## geofence
module geofence ( clk,reset,X,Y,valid,is_inside);
input clk;
input reset;
input [9:0] X;
input [9:0] Y;
output reg valid;
output is_inside;
reg [2:0]state, next_state;
parameter IDLE = 3'd0,
	  READ = 3'd1,
      SORTING = 3'd2,
	  CAL = 3'd3,
	  OUT = 3'd4,
      BUFFF = 3'd5;
reg [2:0] sort_cnt;
reg [2:0] cnt;
reg [9:0] tmp_x[0:5];
reg [9:0] tmp_y[0:5];
reg [9:0] target_x;
reg [9:0] target_y;
reg [2:0] sort_idx;
reg signed [10:0] buf1;
reg signed [10:0] buf2;
reg signed [21:0] tmp;
reg done;
wire signed [21:0]mul;
assign mul = buf1 * buf2;
reg [5:0] result;
assign is_inside = &result | &(~result);
always@(posedge clk or posedge reset)begin
    if(reset)
        state <= IDLE;
    else 
        state <= next_state;
end
always@(*)begin
    if(reset)
        next_state = IDLE;
    else begin
        case(state)
            IDLE:
                next_state = READ;
            READ:begin
                if(done == 1) next_state = SORTING;
                else next_state = READ;  
            end
            SORTING:begin
                if(sort_idx == 0) next_state = CAL;
                else next_state = SORTING;
            end
            CAL:begin
                if(sort_idx == 6) next_state = OUT;
                else next_state = CAL;
            end 
            OUT:
                next_state = BUFFF;
            BUFFF:
                next_state = READ; 
            default:    next_state = IDLE;
        endcase
    end 
end
  ...
==> flow/config.mk <==
export PLATFORM = sky130hd
export DESIGN_NAME = geofence
export DESIGN_NICKNAME = geofence
export VERILOG_FILES = /design/flow/design.v
export SDC_FILE = /design/flow/constraint.sdc
export NUM_CORES = 4
export LEC_CHECK = 0
export CAP_MARGIN = 20
export CORE_ASPECT_RATIO = 0.95
export CORE_MARGIN = 2
export CORE_UTILIZATION = 72
export CTS_CLUSTER_SIZE = 25
export GPL_ROUTABILITY_DRIVEN = 1
export MAX_ROUTING_LAYER = met5
export PLACE_DENSITY_LB_ADDON = 0.26
export SLEW_MARGIN = 20
export TNS_END_PERCENT = 70
==> flow/constraint.sdc <==
create_clock -name core_clock -period 6.4 [get_ports {clk}]
set_input_delay 1.2800 -clock core_clock [delete_from_list [all_inputs] [get_ports {clk}]]
set_output_delay 1.2800 -clock core_clock [all_outputs]
set_load 0.01 [all_outputs]
run.sh (not shown) runs the stock make flow with config.mk's settings and CLKGATE_MAP_FILE=.
The starting point completed and failed the layout checks on negative setup slack.
==> next run, changes <==
- ABC_AREA: default -> 1
- CAP_MARGIN: 20 -> 40
- CELL_PAD_IN_SITES_GLOBAL_PLACEMENT: default -> 3
- CORE_ASPECT_RATIO: 0.95 -> 1.82
- CORE_MARGIN: 2 -> 8
- CORE_UTILIZATION: 72 -> 44
- CTS_CLUSTER_DIAMETER: default -> 185
- CTS_CLUSTER_SIZE: 25 -> default
- GPL_ROUTABILITY_DRIVEN: 1 -> 0
- MAX_ROUTING_LAYER: met5 -> default
- PLACE_DENSITY_LB_ADDON: 0.26 -> 0.07
- TNS_END_PERCENT: 70 -> default
Result: With this change the flow never finished: it broke off in global placement without I/O with FLW-0024. Synthesized cell count came out higher by about a fifth. Synthesized area came out higher by a few percent. Die size came out higher by well over a third.

* * *

geofence again, from the RTL that the note above started with.
Design geofence, start of the top module:
module geofence ( clk,reset,X,Y,valid,is_inside);
input clk;
input reset;
input [9:0] X;
input [9:0] Y;
output reg valid;
output is_inside;
reg [2:0]state, next_state;
parameter IDLE = 3'd0,
	  READ = 3'd1,
      SORTING = 3'd2,
	  CAL = 3'd3,
	  OUT = 3'd4,
      BUFFF = 3'd5;
reg [2:0] sort_cnt;
reg [2:0] cnt;
reg [9:0] tmp_x[0:5];
reg [9:0] tmp_y[0:5];
reg [9:0] target_x;
reg [9:0] target_y;
reg [2:0] sort_idx;
reg signed [10:0] buf1;
reg signed [10:0] buf2;
reg signed [21:0] tmp;
reg done;
wire signed [21:0]mul;
assign mul = buf1 * buf2;
reg [5:0] result;
assign is_inside = &result | &(~result);
always@(posedge clk or posedge reset)begin
    if(reset)
        state <= IDLE;
    else 
        state <= next_state;
end
always@(*)begin
    if(reset)
        next_state = IDLE;
    else begin
        case(state)
            IDLE:
                next_state = READ;
            READ:begin
                if(done == 1) next_state = SORTING;
                else next_state = READ;  
            end
            SORTING:begin
                if(sort_idx == 0) next_state = CAL;
                else next_state = SORTING;
            end
            CAL:begin
                if(sort_idx == 6) next_state = OUT;
                else next_state = CAL;
            end 
            OUT:
                next_state = BUFFF;
            BUFFF:
                next_state = READ; 
            default:    next_state = IDLE;
        endcase
    end 
end
always@(posedge clk or posedge reset)begin
    if(reset)begin
        cnt <= 0;
        done <= 0;
        sort_cnt <= 1;
        sort_idx <= 4;
        valid <= 0;
    end
    else begin
        if(next_state == READ) begin
            valid <= 0;
            case(cnt)
                0:begin
                    target_x <= X;
                    target_y <= Y;
                end
                1:begin
  ...
clock: 5.75 ns
lec_check: 0
abc_area: 1
cap_margin: 20
core_aspect_ratio: 1.58
core_margin: 2
core_utilization: 72
cts_cluster_diameter: 204
cts_cluster_size: 25
gpl_routability_driven: 1
max_routing_layer: met4
place_density_lb_addon: 0.01
setup_slack_margin: 1.66
slew_margin: 20
tns_end_percent: 30
The first run stopped in global routing (5_1_grt) (ODB-0269).
==> next run, changes <==
- ABC_AREA: 1 -> unset
- CORE_ASPECT_RATIO: 1.58 -> unset
- CTS_CLUSTER_DIAMETER: 204 -> 213
- CTS_CLUSTER_SIZE: 25 -> unset
- GPL_ROUTABILITY_DRIVEN: 1 -> unset
- MAX_ROUTING_LAYER: met4 -> unset
- PLACE_DENSITY_LB_ADDON: 0.01 -> unset
- SETUP_SLACK_MARGIN: 1.66 -> 0.31
- TNS_END_PERCENT: 30 -> unset
- clock period: 5.75 -> 1.07 ns (I/O delays scaled with it)
=>
- With this change the flow stopped in clock tree synthesis (4_1_cts)
- synthesized area fell by 3.6%
- synthesized cell count fell by 16%
- die area fell by 3.6%

* * *

## run A
Starting RTL as in the previous note.
make LEC_CHECK=0 CAP_MARGIN=20 CORE_MARGIN=2 CORE_UTILIZATION=72 CTS_CLUSTER_DIAMETER=213 CTS_CLUSTER_SIZE=10 SETUP_SLACK_MARGIN=0.31 SLEW_MARGIN=40 finish   # period 1.07 ns
Run A terminated abnormally: 4_1_cts reported DPL-0038.
Changes in run B relative to run A:
-- flow/config.mk --
<<< run A, line 9
export CORE_MARGIN = 2
export CORE_UTILIZATION = 72
export CTS_CLUSTER_DIAMETER = 213
export CTS_CLUSTER_SIZE = 10
export SETUP_SLACK_MARGIN = 0.31
export SLEW_MARGIN = 40
>>> run B, line 9
export CORE_MARGIN = 2
export CORE_UTILIZATION = 32
export SLEW_MARGIN = 20
==> flow/constraint.sdc <==
create_clock -name core_clock -period 7.4 [get_ports {clk}]
set_input_delay 1.4800 -clock core_clock [delete_from_list [all_inputs] [get_ports {clk}]]
set_output_delay 1.4800 -clock core_clock [all_outputs]
set_load 0.01 [all_outputs]
Results
Per the final summary, run B finished and its layout is clean on timing, DRC and antenna.
As the logs show, run A stopped at 4_1_cts after a tool error, so it never reached the end of the flow.
The minimum setup slack after placement of run B exceeds that of run A by 6.23 ns.
From run A to run B the numbers moved as follows: floorplan row count grew by 31, instance area after placement shrank by 17%.
Relative to run B, the following input files were edited for run C:
-- flow/config.mk --
<<< run B, line 9
export CORE_MARGIN = 2
export CORE_UTILIZATION = 32
export SLEW_MARGIN = 20
>>> run C, line 9
export CORE_MARGIN = 2
export CORE_UTILIZATION = 72
export CTS_CLUSTER_SIZE = 21
export HOLD_SLACK_MARGIN = -0.08
export SETUP_SLACK_MARGIN = 0.82
export SLEW_MARGIN = 20
==> flow/constraint.sdc <==
create_clock -name core_clock -period 6.86 [get_ports {clk}]
set_input_delay 1.3720 -clock core_clock [delete_from_list [all_inputs] [get_ports {clk}]]
set_output_delay 1.3720 -clock core_clock [all_outputs]
set_load 0.01 [all_outputs]
Results
- Summary of run C over run B: critical path depth climbed 3.7%, total placed cells including tap cells went down about 15%, worst setup slack lower.
- From run B to run C the numbers moved as follows: clock buffer and inverter area fraction after layout held.
- Looking at highest-delay cell along the critical path, the edfxtp_1 result is from run C; the fa_1 one comes from run B.
- Run C: flow complete, layout not clean; failing: negative setup slack
Changes in run D relative to run C:
==> flow/config.mk <==
export PLATFORM = sky130hd
export DESIGN_NAME = geofence
export DESIGN_NICKNAME = geofence
export VERILOG_FILES = /design/flow/design.v
export SDC_FILE = /design/flow/constraint.sdc
export NUM_CORES = 4
export LEC_CHECK = 0
export ABC_AREA = 1
export CAP_MARGIN = 20
export CORE_MARGIN = 2
export CORE_UTILIZATION = 44
export PLACE_DENSITY_LB_ADDON = 0.07
export SLEW_MARGIN = 20
==> flow/constraint.sdc <==
create_clock -name core_clock -period 8.0 [get_ports {clk}]
set_input_delay 1.6000 -clock core_clock [delete_from_list [all_inputs] [get_ports {clk}]]
set_output_delay 1.6000 -clock core_clock [all_outputs]
set_load 0.01 [all_outputs]
Notes after the runs:
Run D reached the end of the flow, and the finished layout is clean on the timing, design-rule and antenna checks.
Run C → run D: placer's final routability congestion estimate went down by 4.2%, detailed-routed wire length on met3 went down by about 30%.
Run D vs run C: count of clock-buffer cells in the layout up by more than 10%
[compare] base=run C new=run D: fraction of the mapped netlist area in adder cells decreased 0.73 points, combinational gate area decreased 3.1%.
